## pipelined
module pipelined(
    input  wire              clk,
    input  wire              rst,
    input  wire              in_valid,
    output wire              in_ready,
    input  wire signed [15:0] a,
    input  wire signed [15:0] b,
    input  wire signed [15:0] c,
    input  wire signed [15:0] d,
    input  wire signed [15:0] e,
    output reg               out_valid,
    input  wire              out_ready,
    output reg signed [31:0]  y
);
Size: about 3,200 cells after synthesis, ~160 flip-flops, ~120 I/O pins.
clock: 5.72 ns
lec_check: 0
cap_margin: 20
core_margin: 2
core_utilization: 70
cts_cluster_diameter: 239
cts_cluster_size: 53
max_routing_layer: met4
setup_slack_margin: 0.8
slew_margin: 20
tns_end_percent: 70
run.sh (not shown) runs the stock make flow with config.mk's settings and CLKGATE_MAP_FILE=.
The baseline completed, yet does not pass: negative setup slack.
Change:
- CORE_UTILIZATION: 70 -> 65
- CTS_CLUSTER_DIAMETER: 239 -> 246
- CTS_CLUSTER_SIZE: 53 -> 100
- MAX_ROUTING_LAYER: met4 -> default
- SETUP_SLACK_MARGIN: 0.8 -> default
- TNS_END_PERCENT: 70 -> default
- clock period: 5.72 -> 8.0 ns (I/O delays scaled with it)
=>
- The changed run passed the timing, design-rule and antenna checks
- non-clock buffer count shrinks by 343
- setup slack gets better by 1.7 ns
- area after synthesis is unchanged
Change:
- CORE_UTILIZATION: 65 -> 46
- PLACE_DENSITY: default -> 0.75
- SETUP_SLACK_MARGIN: default -> -0.79
Register-to-register slack gains 0.06 ns; hold slack is about the same; cell area rose by 1.0%; core utilization fell by 21 points; routed wire length goes down by 4.3%; via count fell by 1.5%.
Change:
- ABC_AREA: default -> 1
- CORE_ASPECT_RATIO: default -> 1.58
- CORE_UTILIZATION: 46 -> 40
- CTS_CLUSTER_DIAMETER: 246 -> 383
- PLACE_DENSITY: 0.75 -> default
- TNS_END_PERCENT: default -> 10
Effect: Count of clock-buffer cells in the layout shrinks by 1. Sequential share of layout area went down by 1.0 points. Die area climbs by 30%. Global-route usage rises by 0.43 points. Final cell count rises by 37%. Synthesized area grows by 13%. Final area climbs by 11%. Routed wire length climbs by 33%.

========
Setup of v16:
pipelined again, from the RTL that the note above started with.
Design pipelined, start of the top module:
module pipelined(
    input  wire              clk,
    input  wire              rst,
    input  wire              in_valid,
    output wire              in_ready,
    input  wire signed [15:0] a,
    input  wire signed [15:0] b,
    input  wire signed [15:0] c,
    input  wire signed [15:0] d,
    input  wire signed [15:0] e,
    output reg               out_valid,
    input  wire              out_ready,
    output reg signed [31:0]  y
);
make LEC_CHECK=0 ABC_AREA=1 CAP_MARGIN=20 CORE_MARGIN=2 CORE_UTILIZATION=72 CTS_CLUSTER_DIAMETER=199 CTS_CLUSTER_SIZE=45 HOLD_SLACK_MARGIN=-0.06 PLACE_DENSITY_LB_ADDON=0.26 SLEW_MARGIN=0 TNS_END_PERCENT=5 finish   # period 7.11 ns
--- input diff v16..v34 ---
==> flow/config.mk <==
export PLATFORM = sky130hd
export DESIGN_NAME = pipelined
export DESIGN_NICKNAME = pipelined
export VERILOG_FILES = /design/flow/design.v
export SDC_FILE = /design/flow/constraint.sdc
export NUM_CORES = 4
export LEC_CHECK = 0
export CAP_MARGIN = 20
export CORE_MARGIN = 2
export CORE_UTILIZATION = 27
export SLEW_MARGIN = 20
==> flow/constraint.sdc <==
create_clock -name core_clock -period 7.79 [get_ports {clk}]
set_input_delay 1.5580 -clock core_clock [delete_from_list [all_inputs] [get_ports {clk}]]
set_output_delay 1.5580 -clock core_clock [all_outputs]
set_load 0.01 [all_outputs]
==> comparison <==
Relative to v16, total number of multi-input combinational cells decreased by 23% in v34. Comparing v34 and v16, the higher layout inverter count without the clock tree was measured on v16. Against v16, area after synthesis in v34 fell by more than 10%. v34 ends up with lower total buffers and inverters traversed by the critical path than v16 does. v16 -> v34: design area decreased by a little under 10%. Post-layout worst setup margin: v34 > v16. Looking at sum of met2 wire segment lengths after detailed routing, v34 sits below v16. First-iteration DRC count on v34 is ahead of v16. Summary — required time of the worst setup path, v34 relative to v16: higher, by 620 ps. v34: done, clean on timing, DRC and antenna.
--- input diff v34..v18 ---
diff --git a/flow/config.mk b/flow/config.mk
--- a/flow/config.mk
+++ b/flow/config.mk
@@ -8,4 +8,7 @@
 export CAP_MARGIN = 20
 export CORE_MARGIN = 2
-export CORE_UTILIZATION = 27
+export CORE_UTILIZATION = 72
+export CTS_CLUSTER_SIZE = 51
+export PLACE_DENSITY = 0.67
+export SETUP_SLACK_MARGIN = -0.1
 export SLEW_MARGIN = 20
==> flow/constraint.sdc <==
create_clock -name core_clock -period 6.23 [get_ports {clk}]
set_input_delay 1.2460 -clock core_clock [delete_from_list [all_inputs] [get_ports {clk}]]
set_output_delay 1.2460 -clock core_clock [all_outputs]
set_load 0.01 [all_outputs]
[summary]
For v18, the flow was terminated by a tool error in global routing (5_1_grt) and produced no final design.
Area of placed instances | v18 above v34
v34 -> v18: share of synthesized area occupied by flip-flops and latches delta 0, exact match
v18 -> v34: clock sink count delta 0, exact match
Looking at post-DP HPWL, v18 sits about 4.6% above v34.
Measured against v18, the routability congestion estimate from global placement of v34 comes out at 0.908 times the reference value.
Taking v34 as the reference, in v18 die size -66,000 µm²; core utilization before placement +46 points.
From v34 to v18, number of buffers created by CTS did not move at all.
v18 vs v34: vertical extent of the die down
Relative to v18, the following input files were edited for v36:
diff --git a/flow/config.mk b/flow/config.mk
--- a/flow/config.mk
+++ b/flow/config.mk
@@ -8,7 +8,4 @@
 export CAP_MARGIN = 20
 export CORE_MARGIN = 2
-export CORE_UTILIZATION = 72
-export CTS_CLUSTER_SIZE = 51
-export PLACE_DENSITY = 0.67
-export SETUP_SLACK_MARGIN = -0.1
+export CORE_UTILIZATION = 40
 export SLEW_MARGIN = 20
==> flow/constraint.sdc <==
create_clock -name core_clock -period 8.0 [get_ports {clk}]
set_input_delay 1.6000 -clock core_clock [delete_from_list [all_inputs] [get_ports {clk}]]
set_output_delay 1.6000 -clock core_clock [all_outputs]
set_load 0.01 [all_outputs]
Notes after the runs:
v36 ended with every stage complete and zero timing, DRC or antenna violations. Diff v18 -> v36: row count increased 25; cell area after placement decreased 3.2%; area after synthesis essentially unchanged. Summary of v36 over v18: buffers inserted during post-CTS setup optimization went down by 68, die area rose by 78%. v36 against v18: area of the core region +31,000 µm², setup slack at placement went up by 1360 ps, number of resized instances in the post-cts repair step dropped 474, detailed placer's ending HPWL -11%, number of cells after detailed placement now sits higher. The number of buffers added by the clock tree synthesis step of v36 and that of v18 are within noise of each other.
